==> v16 <==
==> flow/design.v (excerpt) <==
module alu16bit (
  input clk,                 
  input reset,               
  input [2:0] operation,     
  input [15:0] operand_A,
  input [15:0] operand_B,
  output reg [31:0] result, 
  output reg carry_flag,
  output reg zero_flag
);
==> flow/config.mk <==
export PLATFORM = sky130hd
export DESIGN_NAME = alu16bit
export DESIGN_NICKNAME = alu16bit
export VERILOG_FILES = /design/flow/design.v
export SDC_FILE = /design/flow/constraint.sdc
export NUM_CORES = 4
export LEC_CHECK = 0
export CAP_MARGIN = 10
export CELL_PAD_IN_SITES_GLOBAL_PLACEMENT = 3
export CORE_MARGIN = 8
export CORE_UTILIZATION = 40
export CTS_CLUSTER_DIAMETER = 107
export GPL_ROUTABILITY_DRIVEN = 0
export GPL_TIMING_DRIVEN = 0
export PLACE_DENSITY_LB_ADDON = 0.14
export SETUP_SLACK_MARGIN = -0.55
export SLEW_MARGIN = 5
export TNS_END_PERCENT = 5
==> flow/constraint.sdc <==
create_clock -name core_clock -period 7.2 [get_ports {clk}]
set_input_delay 1.4400 -clock core_clock [delete_from_list [all_inputs] [get_ports {clk}]]
set_output_delay 1.4400 -clock core_clock [all_outputs]
set_load 0.01 [all_outputs]
run.sh (not shown) runs the stock make flow with config.mk's settings and CLKGATE_MAP_FILE=.
==> v3 (differences from v16) <==
==> flow/config.mk (replaced) <==
export PLATFORM = sky130hd
export DESIGN_NAME = alu16bit
export DESIGN_NICKNAME = alu16bit
export VERILOG_FILES = /design/flow/design.v
export SDC_FILE = /design/flow/constraint.sdc
export NUM_CORES = 4
export LEC_CHECK = 0
export CAP_MARGIN = 20
export CORE_MARGIN = 2
export CORE_UTILIZATION = 68
export CTS_CLUSTER_DIAMETER = 51
export MAX_ROUTING_LAYER = met4
export SLEW_MARGIN = 20
==> flow/constraint.sdc (replaced) <==
create_clock -name core_clock -period 7.37 [get_ports {clk}]
set_input_delay 1.4740 -clock core_clock [delete_from_list [all_inputs] [get_ports {clk}]]
set_output_delay 1.4740 -clock core_clock [all_outputs]
set_load 0.01 [all_outputs]
==> v32 (differences from v16) <==
==> flow/config.mk (replaced) <==
export PLATFORM = sky130hd
export DESIGN_NAME = alu16bit
export DESIGN_NICKNAME = alu16bit
export VERILOG_FILES = /design/flow/design.v
export SDC_FILE = /design/flow/constraint.sdc
export NUM_CORES = 4
export LEC_CHECK = 0
export CAP_MARGIN = 20
export CORE_MARGIN = 2
export CORE_UTILIZATION = 53
export PLACE_DENSITY = 0.91
export SETUP_SLACK_MARGIN = -0.22
export SLEW_MARGIN = 20
==> v11 (differences from v16) <==
==> flow/config.mk (replaced) <==
export PLATFORM = sky130hd
export DESIGN_NAME = alu16bit
export DESIGN_NICKNAME = alu16bit
export VERILOG_FILES = /design/flow/design.v
export SDC_FILE = /design/flow/constraint.sdc
export NUM_CORES = 4
export LEC_CHECK = 0
export ABC_AREA = 1
export CAP_MARGIN = 20
export CORE_MARGIN = 2
export CORE_UTILIZATION = 62
export SLEW_MARGIN = 20
==> flow/constraint.sdc (replaced) <==
create_clock -name core_clock -period 6.0 [get_ports {clk}]
set_input_delay 1.2000 -clock core_clock [delete_from_list [all_inputs] [get_ports {clk}]]
set_output_delay 1.2000 -clock core_clock [all_outputs]
set_load 0.01 [all_outputs]
==> results <==
	v3	v32	v16	v11
Inverter count	-	293	293	-
Instance tally after logic synthesis	1,602	1,602	1,602	2,098
Count of sequential standard cells	-	34	34	-
Footprint of the multi-input gates	-	0.01083 mm²	0.01081 mm²	-
Run status	stopped before the end	failed layout checks	failed layout checks	stopped before the end
Last stage reached	5_1_grt	-	-	5_1_grt
Reasons for failing layout checks	-	setup timing	setup timing	-
Buffering overhead	-	16.37%	9.224%	-
Post-synthesis cell count from yosys	1,602	1,602	1,602	2,098
Library cell with the highest instance count after synthesis	sky130_fd_sc_hd__inv_1	sky130_fd_sc_hd__inv_1	sky130_fd_sc_hd__inv_1	sky130_fd_sc_hd__nand2_1
Antenna cells	-	0	1	-
Net count of the finished layout	-	2,234	2,081	-
Comb gates	-	1,199	1,199	-
Die x size	140.1 µm	158.2 µm	193.5 µm	153.5 µm
Portion of the layout cell area used by clock cells	-	1.078%	0.9061%	-
DR top layer	-	met4	met4	-
Tool Warnings	-	58	59	-
Final routed DRC violation total	-	0	0	-
Worst hold stages	-	5	3	-
Number of setup buffers added after CTS	15	6	25	63
Clock-pin transition on the worst setup and hold timing paths	-	0.05 ns	0.06 ns	-
CP required	-	7.42 ns	7.44 ns	-
Fraction of area in registers	-	4.313%	4.650%	-
Arrival time at the worst endpoint	-	7.49 ns	7.86 ns	-
Area fraction in mux cells	0.9035%	0.9035%	0.9035%	0%
